==> run Y <==
## CED
module  CED(
  input  clk,
  input  rst,
  input  enable,
  output reg ird,
  input  [7:0] idata,	
  output reg [13:0] iaddr,
  output reg cwr_mag_0,
  output reg [12:0] cdata_mag_wr0,
  output reg crd_mag_0,
  input  [12:0] cdata_mag_rd0,
  output reg [13:0] caddr_mag_0,
  output reg cwr_ang_0,
  output reg [12:0] cdata_ang_wr0,
  output reg crd_ang_0,
  input  [12:0] cdata_ang_rd0,
  output reg [13:0] caddr_ang_0,
  output reg cwr1,
  output reg [12:0] cdata_wr1,
  output reg crd1,
  input  [12:0] cdata_rd1,
  output reg [13:0] caddr_1,
  output reg cwr2,
  output reg [12:0] cdata_wr2,
  output reg [13:0] caddr_2,
  output done
);
clock: 4.09 ns
lec_check: 0
cap_margin: 10
cell_pad_in_sites_detail_placement: 0
cell_pad_in_sites_global_placement: 1
core_margin: 2
core_utilization: 57
gpl_routability_driven: 0
gpl_timing_driven: 1
max_routing_layer: met5
min_routing_layer: met1
place_density_lb_addon: 0.22
slew_margin: 20
tns_end_percent: 10
run.sh (not shown) runs the stock make flow with config.mk's settings and CLKGATE_MAP_FILE=.
==> inputs of run P, as changes to run Y <==
Settings changed: CAP_MARGIN 10 to 20, CELL_PAD_IN_SITES_DETAIL_PLACEMENT 0 to not set, CELL_PAD_IN_SITES_GLOBAL_PLACEMENT 1 to not set, CORE_UTILIZATION 57 to 72, CTS_CLUSTER_DIAMETER set to 381, GPL_ROUTABILITY_DRIVEN 0 to not set, GPL_TIMING_DRIVEN 1 to not set, MAX_ROUTING_LAYER met5 to not set, MIN_ROUTING_LAYER met1 to not set, PLACE_DENSITY_LB_ADDON 0.22 to not set, TNS_END_PERCENT 10 to 70.
==> flow/constraint.sdc (replaced) <==
create_clock -name core_clock -period 4.14 [get_ports {clk}]
set_input_delay 0.8280 -clock core_clock [delete_from_list [all_inputs] [get_ports {clk}]]
set_output_delay 0.8280 -clock core_clock [all_outputs]
set_load 0.01 [all_outputs]
==> comparison table <==
| quantity | run P | run Y |
|---|---|---|
| Total Wirelength | 75.2 mm | 54.8 mm |
| Total die size | 32,700 um2 | 41,100 um2 |
| Total antenna diodes in the routed design | 4 | 0 |
| Part of the power in registers | 0.464 | 0.484 |
| Min Hold Slack | 0.480 ns | 0.476 ns |
| Post-route total power | 8350 uW | 8110 uW |
| Outcome | finished with violations | finished with violations |
| Violated checks | negative setup slack | negative setup slack |
| Initial detailed-routing violation count | 3,033 | 1,114 |
| Height of the die | 181 um | 203 um |
| Internal power contribution | 6420 uW | 6320 uW |
| Number of vias per cell after detailed routing | 6.96 | 5.74 |
| Post-CTS Repair Setup Buffers | 21 | 3 |
| Floorplan Utilization | 0.734 | 0.580 |
| HPWL after DPL | 40.9 mm | 39.2 mm |
| Skew-Pair Late Insertion Delay | 0.56 ns | 0.57 ns |
| Worst flop-to-flop path endpoint | mag0[12]$_DFF_PP0_ | mag0[10]$_DFF_PP0_ |
| Sequential portion of the cell area | 0.355 | 0.361 |
| Dpl ws | -0.829 ns | -0.789 ns |
| Worst reg2reg path depth | 23 | 22 |
| Net switching power | 1930 uW | 1790 uW |
| Share of total power in combinational logic | 0.045 | 0.041 |
| Clock group power | 4100 uW | 3850 uW |
| Global Route met2 Usage | 0.659 | 0.459 |
| Top power group | clock | registers |
| Worst Hold Depth | 2 | 1 |

* * *

==> v26 <==
CED again, from the RTL that the note above started with.
clock: 4.62 ns
lec_check: 0
cap_margin: 10
cell_pad_in_sites_detail_placement: 0
cell_pad_in_sites_global_placement: 3
core_aspect_ratio: 1.51
core_margin: 9
core_utilization: 62
gpl_routability_driven: 1
gpl_timing_driven: 0
max_routing_layer: met4
min_routing_layer: met1
place_density: 0.79
setup_slack_margin: 1.14
slew_margin: 5
tns_end_percent: 10
==> v24 (differences from v26) <==
Settings changed: CAP_MARGIN 10 to 20, CELL_PAD_IN_SITES_DETAIL_PLACEMENT 0 to not set, CELL_PAD_IN_SITES_GLOBAL_PLACEMENT 3 to not set, CORE_ASPECT_RATIO 1.51 to not set, CORE_MARGIN 9 to 2, CORE_UTILIZATION 62 to 72, CTS_CLUSTER_DIAMETER set to 228, CTS_CLUSTER_SIZE set to 36, GPL_ROUTABILITY_DRIVEN 1 to not set, GPL_TIMING_DRIVEN 0 to not set, MAX_ROUTING_LAYER met4 to not set, MIN_ROUTING_LAYER met1 to not set, PLACE_DENSITY 0.79 to not set, SETUP_SLACK_MARGIN 1.14 to 0.2, SLEW_MARGIN 5 to 20, TNS_END_PERCENT 10 to not set.
==> flow/constraint.sdc (replaced) <==
create_clock -name core_clock -period 3.37 [get_ports {clk}]
set_input_delay 0.6740 -clock core_clock [delete_from_list [all_inputs] [get_ports {clk}]]
set_output_delay 0.6740 -clock core_clock [all_outputs]
set_load 0.01 [all_outputs]
==> v5 (differences from v26) <==
Settings changed: CAP_MARGIN 10 to 20, CELL_PAD_IN_SITES_DETAIL_PLACEMENT 0 to not set, CELL_PAD_IN_SITES_GLOBAL_PLACEMENT 3 to not set, CORE_ASPECT_RATIO 1.51 to not set, CORE_MARGIN 9 to 2, CORE_UTILIZATION 62 to 29, GPL_ROUTABILITY_DRIVEN 1 to not set, GPL_TIMING_DRIVEN 0 to not set, MAX_ROUTING_LAYER met4 to not set, MIN_ROUTING_LAYER met1 to not set, PLACE_DENSITY 0.79 to not set, SETUP_SLACK_MARGIN 1.14 to not set, SLEW_MARGIN 5 to 20, TNS_END_PERCENT 10 to not set.
==> flow/constraint.sdc (replaced) <==
create_clock -name core_clock -period 7.5 [get_ports {clk}]
set_input_delay 1.5000 -clock core_clock [delete_from_list [all_inputs] [get_ports {clk}]]
set_output_delay 1.5000 -clock core_clock [all_outputs]
set_load 0.01 [all_outputs]
==> comparison table <==
GPL Wtd Cong: v5 0.851; v26 -; v24 0.940
Placed Cells incl. Taps: v5 3,495; v26 -; v24 3,133
Starting density of the core: v5 29.2%; v26 63.0%; v24 73.4%
Die extent in x: v5 283 um; v26 173 um; v24 181 um
Post-place setup slack: v5 1.51 ns; v26 -; v24 -1.16 ns
Run status: v5 complete, no violations; v26 did not finish; v24 did not finish
Stage where the flow stopped: v5 -; v26 3_1_place_gp_skip_io; v24 5_1_grt
Num Clock Sinks: v5 393; v26 -; v24 393
Total core area: v5 77,100 um^2; v26 35,700 um^2; v24 30,700 um^2
Maximum clock insertion buffer count: v5 3; v26 -; v24 3
Clock root buffer: v5 clkbuf_16; v26 -; v24 clkbuf_16
Area of the die: v5 79,800 um^2; v26 43,600 um^2; v24 32,700 um^2
Standard-cell row count: v5 102; v26 85; v24 64
Number of buffers inserted during clock tree synthesis: v5 48; v26 -; v24 14
Final HPWL DP: v5 40,200 um; v26 -; v24 45,500 um
PortBufs: v5 170; v26 -; v24 170
CTS resizes: v5 0; v26 -; v24 264
CTS Hold Buffers Added: v5 0; v26 -; v24 0
Number of ports placed on the die boundary: v5 181; v26 -; v24 181
Power figures rest on the tool's default switching activity, not on a simulated workload.
